Design pcie_pio_ctrl, start of the top module:
module pcie_pio_ctrl (
  input          clk,
  input          reset,
  input          tvalid,
  input  [63:0]  tdata,
  output         tready,
  input  [7:0]   tstrb,
  input  [21:0]  tuser,
  input          tlast,
  output [7:0]   cfg_addr,
  output [31:0]  cfg_wr_data,
  output         cfg_rd_cmd,
  output         cfg_wr_cmd,
  input  [31:0]  cfg_rd_data,
  input          cfg_valid,
  output         fifo0_wr_cmd,
  output [131:0] fifo0_wr_data,
  input          fifo0_empty_flag,
  input          fifo0_full_flag,
  input          fifo0_prog_full_flag,
  input          fifo1_full_flag,
  input          fifo1_empty_flag,
  output         fifo1_rd_cmd,
  input  [131:0] fifo1_rd_data,
  input  [7:0]   cfg_bus_number,
  input  [4:0]   cfg_device_number,
  input  [2:0]   cfg_function_number,
  input          lnk_up,
  input          cfg_to_turnoff,
  output         cfg_to_turnoff_ok,
  output         tx_tvalid,
  output [63:0]  tx_tdata,
  input          tx_tready,
  output [7:0]   tx_tstrb,
  output         tx_tlast
);
Size: roughly 1,400 flip-flops, about 62,000 µm² of cells after synthesis.
clock: 3.04 ns
lec_check: 0
abc_area: 1
cap_margin: 20
cell_pad_in_sites_detail_placement: 2
cell_pad_in_sites_global_placement: 1
core_aspect_ratio: 0.68
core_margin: 2
core_utilization: 40
cts_cluster_size: 35
gpl_timing_driven: 0
hold_slack_margin: 0.26
min_routing_layer: met1
slew_margin: 10
tns_end_percent: 35
run.sh (not shown) runs the stock make flow with config.mk's settings and CLKGATE_MAP_FILE=.
The starting point completed, yet does not pass: setup timing.
==> next run, changes <==
- ABC_AREA: 1 -> unset
- CELL_PAD_IN_SITES_DETAIL_PLACEMENT: 2 -> unset
- CELL_PAD_IN_SITES_GLOBAL_PLACEMENT: 1 -> unset
- CORE_ASPECT_RATIO: 0.68 -> unset
- CORE_UTILIZATION: 40 -> 19
- CTS_CLUSTER_SIZE: 35 -> unset
- GPL_TIMING_DRIVEN: 0 -> unset
- HOLD_SLACK_MARGIN: 0.26 -> unset
- MIN_ROUTING_LAYER: met1 -> unset
- SLEW_MARGIN: 10 -> 20
- TNS_END_PERCENT: 35 -> unset
- clock period: 3.04 -> 13.2 ns (I/O delays scaled with it)
Outcome: This time the run finished with timing, DRC and antenna clean. Total power falls by well over a third. Clock skew rose by 0.065 ns. Die area grows by well over a third.
==> next run, changes <==
- CORE_UTILIZATION: 19 -> 62
- CTS_CLUSTER_DIAMETER: unset -> 262
- clock period: 13.2 -> 4.26 ns (I/O delays scaled with it)
The new run completed without violations.
Worst setup slack degrades by 7.0 ns.
Wire length goes down by about a fifth.
Die area goes down by well over a third.
Combinational power grows to 2.9 times its value.
Cell count falls by a quarter to a third.
Cell area is lower by a few percent.
Power increases to 3.0 times its value.
Via count increases slightly.
Worst hold slack improves by 0.014 ns.

* * *

pcie_pio_ctrl again, from the RTL that the note above started with.
make LEC_CHECK=0 ABC_AREA=0 CAP_MARGIN=0 CELL_PAD_IN_SITES_DETAIL_PLACEMENT=0 CORE_ASPECT_RATIO=1.67 CORE_MARGIN=2 CORE_UTILIZATION=72 CTS_CLUSTER_SIZE=52 GPL_TIMING_DRIVEN=1 HOLD_SLACK_MARGIN=0.3 PLACE_DENSITY_LB_ADDON=0.0 SETUP_SLACK_MARGIN=2.21 SLEW_MARGIN=20 TNS_END_PERCENT=90 finish   # period 7.44 ns
Edit:
--- a/flow/config.mk
+++ b/flow/config.mk
@@ -8,3 +8,3 @@
 export ABC_AREA = 0
-export CAP_MARGIN = 0
+export CAP_MARGIN = 20
 export CELL_PAD_IN_SITES_DETAIL_PLACEMENT = 0
@@ -13,7 +13,6 @@
 export CORE_UTILIZATION = 72
-export CTS_CLUSTER_SIZE = 52
+export CTS_CLUSTER_DIAMETER = 66
 export GPL_TIMING_DRIVEN = 1
-export HOLD_SLACK_MARGIN = 0.3
-export PLACE_DENSITY_LB_ADDON = 0.0
-export SETUP_SLACK_MARGIN = 2.21
+export PLACE_DENSITY_LB_ADDON = 0.02
+export SETUP_SLACK_MARGIN = 0.69
 export SLEW_MARGIN = 20
==> flow/constraint.sdc (replaced) <==
create_clock -name core_clock -period 2.87 [get_ports {clk}]
set_input_delay 0.5740 -clock core_clock [delete_from_list [all_inputs] [get_ports {clk}]]
set_output_delay 0.5740 -clock core_clock [all_outputs]
set_load 0.01 [all_outputs]
Outcome: Utilization goes up by 6.3 points; total power rose to 2.6 times its value; via count went up by 13%; design area climbs by 7.5%.
Edit:
--- a/flow/config.mk
+++ b/flow/config.mk
@@ -12,7 +12,6 @@
 export CORE_MARGIN = 2
-export CORE_UTILIZATION = 72
-export CTS_CLUSTER_DIAMETER = 66
+export CORE_UTILIZATION = 68
 export GPL_TIMING_DRIVEN = 1
 export PLACE_DENSITY_LB_ADDON = 0.02
-export SETUP_SLACK_MARGIN = 0.69
+export SETUP_SLACK_MARGIN = 1.1
 export SLEW_MARGIN = 20
==> flow/constraint.sdc (replaced) <==
create_clock -name core_clock -period 7.44 [get_ports {clk}]
set_input_delay 1.4880 -clock core_clock [delete_from_list [all_inputs] [get_ports {clk}]]
set_output_delay 1.4880 -clock core_clock [all_outputs]
set_load 0.01 [all_outputs]
=>
- The changed run produced a clean layout
- worst hold slack improved by 0.37 ns
- area after synthesis stays the same
- setup slack is better by 2.9 ns
- power went down by 61%
Edit:
--- a/flow/config.mk
+++ b/flow/config.mk
@@ -12,6 +12,5 @@
 export CORE_MARGIN = 2
-export CORE_UTILIZATION = 68
+export CORE_UTILIZATION = 64
 export GPL_TIMING_DRIVEN = 1
 export PLACE_DENSITY_LB_ADDON = 0.02
-export SETUP_SLACK_MARGIN = 1.1
 export SLEW_MARGIN = 20
==> flow/constraint.sdc (replaced) <==
create_clock -name core_clock -period 2.87 [get_ports {clk}]
set_input_delay 0.5740 -clock core_clock [delete_from_list [all_inputs] [get_ports {clk}]]
set_output_delay 0.5740 -clock core_clock [all_outputs]
set_load 0.01 [all_outputs]
Result: Setup slack degrades by 2.9 ns. Die area rises by 6.2%. Utilization goes down by 2.4 points. Synthesized area is unchanged. Global-route usage is lower by 2.0 points. Cell area rose by 2.7%. Total power went up to 2.6 times its value. Synthesized cell count does not change. Routed wire length goes up by 1.2%. Non-clock buffer count climbs by 160.
Edit:
--- a/flow/config.mk
+++ b/flow/config.mk
@@ -10,7 +10,9 @@
 export CELL_PAD_IN_SITES_DETAIL_PLACEMENT = 0
-export CORE_ASPECT_RATIO = 1.67
+export CORE_ASPECT_RATIO = 0.68
 export CORE_MARGIN = 2
-export CORE_UTILIZATION = 64
+export CORE_UTILIZATION = 72
+export CTS_CLUSTER_DIAMETER = 66
 export GPL_TIMING_DRIVEN = 1
-export PLACE_DENSITY_LB_ADDON = 0.02
+export PLACE_DENSITY = 0.35
+export SETUP_SLACK_MARGIN = 0.69
 export SLEW_MARGIN = 20
After rerunning: The new run finished clean. Setup slack is worse by 0.031 ns. Maximum frequency came out lower slightly. Cell area came out higher by a few percent. Utilization came out higher by 13 points. First-iteration DRC count came out higher by well over a third. Routed wire length came out higher by about a fifth. Via count came out higher by about a fifth. Global-route usage came out higher by 8.5 points. Clock skew stays flat. Synthesized cell count does not change. Total power came out higher by a few percent.
Edit:
==> flow/config.mk (replaced) <==
export PLATFORM = sky130hd
export DESIGN_NAME = pcie_pio_ctrl
export DESIGN_NICKNAME = pcie_pio_ctrl
export VERILOG_FILES = /design/flow/design.v
export SDC_FILE = /design/flow/constraint.sdc
export NUM_CORES = 4
export LEC_CHECK = 0
export CAP_MARGIN = 20
export CORE_MARGIN = 2
export CORE_UTILIZATION = 72
export SETUP_SLACK_MARGIN = -0.28
export SLEW_MARGIN = 20
==> flow/constraint.sdc (replaced) <==
create_clock -name core_clock -period 2.81 [get_ports {clk}]
set_input_delay 0.5620 -clock core_clock [delete_from_list [all_inputs] [get_ports {clk}]]
set_output_delay 0.5620 -clock core_clock [all_outputs]
set_load 0.01 [all_outputs]
Result: The changed run completed, yet does not pass: setup timing. Via count went down by 9.8%. Routed wire length drops by 17%. Die size hardly moves. Design area fell by 3.8%. Utilization came out lower by 3.8 points. Clock-buffer cell count decreases by 2. Maximum frequency drops by 2.2%.

* * *

pcie_pio_ctrl again, from the RTL that the note above started with.
==> flow/config.mk <==
export PLATFORM = sky130hd
export DESIGN_NAME = pcie_pio_ctrl
export DESIGN_NICKNAME = pcie_pio_ctrl
export VERILOG_FILES = /design/flow/design.v
export SDC_FILE = /design/flow/constraint.sdc
export NUM_CORES = 4
export LEC_CHECK = 0
export ABC_AREA = 0
export CAP_MARGIN = 0
export CELL_PAD_IN_SITES_DETAIL_PLACEMENT = 0
export CORE_ASPECT_RATIO = 1.67
export CORE_MARGIN = 2
export CORE_UTILIZATION = 72
export CTS_CLUSTER_SIZE = 52
export GPL_TIMING_DRIVEN = 1
export HOLD_SLACK_MARGIN = 0.3
export PLACE_DENSITY_LB_ADDON = 0.0
export SETUP_SLACK_MARGIN = 2.21
export SLEW_MARGIN = 40
export TNS_END_PERCENT = 90
==> flow/constraint.sdc <==
create_clock -name core_clock -period 7.44 [get_ports {clk}]
set_input_delay 1.4880 -clock core_clock [delete_from_list [all_inputs] [get_ports {clk}]]
set_output_delay 1.4880 -clock core_clock [all_outputs]
set_load 0.01 [all_outputs]
The baseline completed with no timing, DRC or antenna violations.
Edit:
CAP_MARGIN = 20   (was 0)
CORE_UTILIZATION = 64   (was 72)
CTS_CLUSTER_SIZE = not set   (was 52)
HOLD_SLACK_MARGIN = not set   (was 0.3)
PLACE_DENSITY_LB_ADDON = 0.02   (was 0.0)
SETUP_SLACK_MARGIN = not set   (was 2.21)
SLEW_MARGIN = 20   (was 40)
clock period = 2.84 ns   (was 7.44 ns; I/O delays follow)
Outcome:
- first-iteration DRC count decreases by 21%
- clock skew increases by 8.4 ps
- power increases to 2.7 times its value
Edit:
CAP_MARGIN = 15   (was 20)
CORE_UTILIZATION = 72   (was 64)
HOLD_SLACK_MARGIN = 0.27   (was not set)
PLACE_DENSITY_LB_ADDON = 0.0   (was 0.02)
SETUP_SLACK_MARGIN = 2.21   (was not set)
clock period = 7.44 ns   (was 2.84 ns; I/O delays follow)
Sequential power shrinks by well over a third. Routed wire length shrinks by a few percent. Setup slack improved by 2600 ps. Count of clock-buffer cells in the layout shrinks by 19. Clock skew barely changes. Global-route usage grows by 3.8 points. Final area shrinks by a few percent. Area after synthesis stays the same. First-iteration DRC count grows by about a fifth. Non-clock buffer count shrinks by 155. Power shrinks by well over a third.
Edit:
CAP_MARGIN = 20   (was 15)
CORE_ASPECT_RATIO = 0.91   (was 1.67)
CORE_UTILIZATION = 64   (was 72)
HOLD_SLACK_MARGIN = not set   (was 0.27)
PLACE_DENSITY = 0.63   (was not set)
PLACE_DENSITY_LB_ADDON = not set   (was 0.0)
SETUP_SLACK_MARGIN = 0.72   (was 2.21)
clock period = 2.84 ns   (was 7.44 ns; I/O delays follow)
Global-route usage went down by 3.0 points.
Count of clock-buffer cells in the layout went up by 53.
Sequential share of layout area went down by 4.6 points.
Power and IR drop assume default switching activity.
